==> v23: inputs <==
==> flow/design.v <==
module mem_registradores(
  input         clk,
  input         w,
  input  [4:0]  dst1,
  input  [4:0]  src1,
  input  [4:0]  src2,
  output [31:0] v1,
  output [31:0] v2,
  input  [31:0] t1);
reg [31:0] memory [31:0];
assign v1 = memory[src1];
assign v2 = memory[src2];
always @(posedge clk) begin
  if (w) begin
    memory[dst1] <= t1;
  end
end
endmodule
module alu(
  input [31:0] v1,
  input [31:0] v2,
  input [4:0]  op,
  output [31:0] alu_out);
reg [31:0] alu_out_reg;
assign alu_out = alu_out_reg;
always @(v1, v2, op) begin
  case(op)
    0: alu_out_reg = v1 + v2;
    1: alu_out_reg = v1 - v2;
    2: alu_out_reg = v1 * v2;
    3: alu_out_reg = v1 << v2;
    4: alu_out_reg = v1 & v2;
    5: alu_out_reg = v1 | v2;
    default: alu_out_reg = 32'd0;
  endcase
end
endmodule
module inst_decoder(
  input [31:0] instruction,
  output b,  
  output w,  
  output [4:0] op,  
  output i,  
  output [4:0] imm,  
  output [4:0] dst1,  
  output [4:0] src1,  
  output [4:0] src2);  
  assign op   = instruction[31:27];
  assign b    = instruction[26];
  assign w    = instruction[25];
  assign i    = instruction[24];
  assign dst1 = instruction[23:19];
  assign src1 = instruction[18:14];
  assign src2 = instruction[13:9];
  assign imm  = instruction[8:4];
endmodule
module processor(
  input clk,
  input rst,
  input [31:0] instruction,
  output [31:0] instruction_addr);
  wire b, w, i;
  wire [4:0] op;
  wire [4:0] imm;
  wire [4:0] dst1;
  wire [4:0] src1;
  wire [4:0] src2;
  wire [31:0] alu_out;
  wire [31:0] t1;
  wire [31:0] v1;
  wire [31:0] v2;
  assign t1 = i ? alu_out : imm;
  reg [31:0] pc;
  assign instruction_addr = pc;
  always @(posedge clk) begin
    if (rst)
      pc <= 0;
    else if (b)
      pc <= pc + t1;
    else
      pc <= pc + 1;
  end
  mem_registradores R(
    clk,
    w,
    dst1,
    src1,
    src2,
    v1,
    v2,
    t1);
  alu A(
    v1,
    v2,
    op,
    alu_out);
  inst_decoder D(
    instruction, 
    b, 
    w, 
    op, 
    i, 
    imm, 
    dst1, 
    src1, 
    src2);
  endmodule
==> flow/run.sh <==
#!/bin/bash
# the make line also repeats each setting of config.mk as NAME=value (left out here)
make -C /OpenROAD-flow-scripts/flow DESIGN_CONFIG=/design/flow/config.mk WORK_HOME=/design/flow/orfs CLKGATE_MAP_FILE= finish
==> flow/config.mk <==
export PLATFORM = sky130hd
export DESIGN_NAME = processor
export DESIGN_NICKNAME = processor
export VERILOG_FILES = /design/flow/design.v
export SDC_FILE = /design/flow/constraint.sdc
export NUM_CORES = 4
export LEC_CHECK = 0
export CAP_MARGIN = 20
export CORE_MARGIN = 2
export CORE_UTILIZATION = 40
export PLACE_DENSITY = 0.6
export SLEW_MARGIN = 20
==> flow/constraint.sdc <==
create_clock -name core_clock -period 12.3 [get_ports {clk}]
set_input_delay 2.4600 -clock core_clock [delete_from_list [all_inputs] [get_ports {clk}]]
set_output_delay 2.4600 -clock core_clock [all_outputs]
set_load 0.01 [all_outputs]
==> inputs of v39, as changes to v23 <==
--- a/flow/config.mk
+++ b/flow/config.mk
@@ -7,5 +7,8 @@
 export LEC_CHECK = 0
+export ABC_AREA = 1
 export CAP_MARGIN = 20
+export CORE_ASPECT_RATIO = 1.31
 export CORE_MARGIN = 2
-export CORE_UTILIZATION = 40
+export CORE_UTILIZATION = 72
+export CTS_CLUSTER_SIZE = 98
 export PLACE_DENSITY = 0.6
==> flow/constraint.sdc (replaced) <==
create_clock -name core_clock -period 5.69 [get_ports {clk}]
set_input_delay 1.1380 -clock core_clock [delete_from_list [all_inputs] [get_ports {clk}]]
set_output_delay 1.1380 -clock core_clock [all_outputs]
set_load 0.01 [all_outputs]
==> inputs of v29, as changes to v23 <==
--- a/flow/config.mk
+++ b/flow/config.mk
@@ -9,3 +9,3 @@
 export CORE_MARGIN = 2
-export CORE_UTILIZATION = 40
+export CORE_UTILIZATION = 27
 export PLACE_DENSITY = 0.6
==> inputs of v8, as changes to v23 <==
--- a/flow/config.mk
+++ b/flow/config.mk
@@ -9,4 +9,4 @@
 export CORE_MARGIN = 2
-export CORE_UTILIZATION = 40
-export PLACE_DENSITY = 0.6
+export CORE_UTILIZATION = 66
+export CTS_CLUSTER_SIZE = 58
 export SLEW_MARGIN = 20
==> flow/constraint.sdc (replaced) <==
create_clock -name core_clock -period 7.12 [get_ports {clk}]
set_input_delay 1.4240 -clock core_clock [delete_from_list [all_inputs] [get_ports {clk}]]
set_output_delay 1.4240 -clock core_clock [all_outputs]
set_load 0.01 [all_outputs]
==> comparison <==
- The lowest cell count belongs to v8, the highest to v29.
- v29 went through all stages and came out clean. v39 did not get past global routing. v8 completed, yet does not pass: negative setup slack. v23 completed without violations.
- Sequential share of layout area: v23 > v29 > v8.
- Area after synthesis is the same in v23 and v8.
- Worst hold slack: v23 > v8 > v29.

* * *

==> wip/garnet: inputs <==
// processor: RTL as listed in full above, without the edits since
==> flow/config.mk <==
export PLATFORM = sky130hd
export DESIGN_NAME = processor
export DESIGN_NICKNAME = processor
export VERILOG_FILES = /design/flow/design.v
export SDC_FILE = /design/flow/constraint.sdc
export NUM_CORES = 4
export LEC_CHECK = 0
export CAP_MARGIN = 20
export CORE_MARGIN = 2
export CORE_UTILIZATION = 59
export MAX_ROUTING_LAYER = met4
export PLACE_DENSITY = 0.6
export SLEW_MARGIN = 20
==> flow/constraint.sdc <==
create_clock -name core_clock -period 8.75 [get_ports {clk}]
set_input_delay 1.7500 -clock core_clock [delete_from_list [all_inputs] [get_ports {clk}]]
set_output_delay 1.7500 -clock core_clock [all_outputs]
set_load 0.01 [all_outputs]
run.sh (not shown) runs the stock make flow with config.mk's settings and CLKGATE_MAP_FILE=.
==> inputs of wip/indigo, as changes to wip/garnet <==
--- a/flow/config.mk
+++ b/flow/config.mk
@@ -8,6 +8,8 @@
 export CAP_MARGIN = 20
 export CORE_MARGIN = 2
-export CORE_UTILIZATION = 59
+export CORE_UTILIZATION = 72
+export HOLD_SLACK_MARGIN = -0.09
 export MAX_ROUTING_LAYER = met4
-export PLACE_DENSITY = 0.6
+export SETUP_SLACK_MARGIN = -0.42
 export SLEW_MARGIN = 20
+export TNS_END_PERCENT = 40
==> flow/constraint.sdc (replaced) <==
create_clock -name core_clock -period 6.9 [get_ports {clk}]
set_input_delay 1.3800 -clock core_clock [delete_from_list [all_inputs] [get_ports {clk}]]
set_output_delay 1.3800 -clock core_clock [all_outputs]
set_load 0.01 [all_outputs]
==> inputs of wip/ember, as changes to wip/garnet <==
--- a/flow/config.mk
+++ b/flow/config.mk
@@ -6,8 +6,11 @@
 export NUM_CORES = 4
 export LEC_CHECK = 0
-export CAP_MARGIN = 20
+export ABC_AREA = 1
+export CAP_MARGIN = 40
+export CELL_PAD_IN_SITES_DETAIL_PLACEMENT = 2
 export CORE_MARGIN = 2
-export CORE_UTILIZATION = 59
+export CORE_UTILIZATION = 24
+export CTS_CLUSTER_DIAMETER = 290
+export CTS_CLUSTER_SIZE = 16
 export MAX_ROUTING_LAYER = met4
-export PLACE_DENSITY = 0.6
 export SLEW_MARGIN = 20
==> flow/constraint.sdc (replaced) <==
create_clock -name core_clock -period 12.5 [get_ports {clk}]
set_input_delay 2.5000 -clock core_clock [delete_from_list [all_inputs] [get_ports {clk}]]
set_output_delay 2.5000 -clock core_clock [all_outputs]
set_load 0.01 [all_outputs]
==> deck_impl_summary.md <==
Implementation Results

Die
  – Number of cell rows: 126

Synthesis
  – Chip area in the Yosys report: 70290 um2

Timing
  – RSZ-0062 raised after global routing: yes
  – # setup viols final: 728
  – Post-route setup slack: -2380 ps

Outcome
  – Status: failed layout checks
  – SO Faults: setup timing

Critical path
  – Slowest-stage cell, CP: fa_1
-- figures above: wip/garnet

==> deck_impl_summary.md <==
Implementation Results

Outcome
  – Status: failed layout checks
  – SO Faults: capacitance limit, slew limit, setup timing

Die
  – Number of cell rows: 205
  – DIE WIDTH: 563.9 um

Clocking
  – CTS Buf Count: 75

Synthesis
  – Chip area in the Yosys report: 75220 um2

Timing
  – Post-route setup slack: -3030 ps
  – # setup viols final: 234
  – Slew Limit Fails: 8

Critical path
  – Slowest-stage cell, CP: fa_1

Flow run
  – Maxcap violations: 2
-- figures above: wip/ember

==> deck_impl_summary.md <==
Run Summary

Outcome
  – Err: [ERROR GRT-0116] Global routing finished with congestion. Check the congestion regions in the DRC Viewer.
  – Stop stage: global routing (5_1_grt)
  – Status: aborted with a tool error

Synthesis
  – Distinct lib cells used: 80
  – Asr flop ratio synth: 0%
  – Chip area in the Yosys report: 70290 um2

Die
  – Number of cell rows: 114
  – Ports: 66

Place
  – Port bufs: 61
-- figures above: wip/indigo


* * *

==> inputs of run C <==
// processor: RTL as listed in full above, without the edits since
clock: 10.7 ns
lec_check: 0
cap_margin: 20
core_margin: 2
core_utilization: 70
cts_cluster_size: 36
slew_margin: 20
==> inputs of run M, as changes to run C <==
Settings changed: CAP_MARGIN 20 to 10, CELL_PAD_IN_SITES_GLOBAL_PLACEMENT set to 0, CORE_UTILIZATION 70 to 66, CTS_CLUSTER_SIZE 36 to 44, MAX_ROUTING_LAYER set to met5.
==> flow/constraint.sdc (replaced) <==
create_clock -name core_clock -period 6.82 [get_ports {clk}]
set_input_delay 1.3640 -clock core_clock [delete_from_list [all_inputs] [get_ports {clk}]]
set_output_delay 1.3640 -clock core_clock [all_outputs]
set_load 0.01 [all_outputs]
==> summary of the runs <==
Run C finished but fails on setup timing. Run M completed, yet does not pass: setup timing.
Against run M, the first-iteration DRC count of run C is higher by 4.8%.
In run M the hold slack is worse than in run C, by 44 ps.
Cell count: run C is smaller than run M (about 5%).
Flip-flop count is the same in run C and run M.
Against run C, the sequential share of layout area of run M is lower by 1.1 points.
Against run M, the register-to-register slack of run C is higher by 3600 ps.
Against run C, the clock skew of run M is higher by 7.3 ps.
Synthesized cell count is the same in run M and run C.
Of run C and run M, run C has the higher worst setup slack (gap 2900 ps).

* * *

==> inputs of v2 <==
// processor: RTL as listed in full above, without the edits since
Settings: LEC_CHECK=0, CAP_MARGIN=20, CORE_MARGIN=2, CORE_UTILIZATION=64, SLEW_MARGIN=20; clock period 8.36 ns.
==> v31: changes against v2 <==
Settings changed: CORE_UTILIZATION 64 to 70, CTS_CLUSTER_SIZE set to 36, MAX_ROUTING_LAYER set to met4, PLACE_DENSITY set to 0.64.
==> flow/constraint.sdc (replaced) <==
create_clock -name core_clock -period 8.77 [get_ports {clk}]
set_input_delay 1.7540 -clock core_clock [delete_from_list [all_inputs] [get_ports {clk}]]
set_output_delay 1.7540 -clock core_clock [all_outputs]
set_load 0.01 [all_outputs]
==> v35: changes against v2 <==
==> flow/constraint.sdc (replaced) <==
create_clock -name core_clock -period 9.05 [get_ports {clk}]
set_input_delay 1.8100 -clock core_clock [delete_from_list [all_inputs] [get_ports {clk}]]
set_output_delay 1.8100 -clock core_clock [all_outputs]
set_load 0.01 [all_outputs]
==> v32: changes against v2 <==
Settings changed: CORE_ASPECT_RATIO set to 0.68, CORE_UTILIZATION 64 to 40, GPL_TIMING_DRIVEN set to 0, HOLD_SLACK_MARGIN set to 0.27, MAX_ROUTING_LAYER set to met4, PLACE_DENSITY set to 0.6, SLEW_MARGIN 20 to 0.
==> flow/constraint.sdc (replaced) <==
create_clock -name core_clock -period 12.5 [get_ports {clk}]
set_input_delay 2.5000 -clock core_clock [delete_from_list [all_inputs] [get_ports {clk}]]
set_output_delay 2.5000 -clock core_clock [all_outputs]
set_load 0.01 [all_outputs]
==> notes <==
v35 completed and failed the layout checks on setup timing. v31 failed in global routing (5_1_grt). v32 reached the layout checks and failed them: setup timing. v2 finished but fails on setup timing.
Clock skew, highest first: v32, v35, v2.
Against v32, the sequential share of layout area of v35 is lower by 1.2 points.
Sequential cell count is the same in v2 and v32.
In clock-buffer cell count, v2 and v32 do not differ.
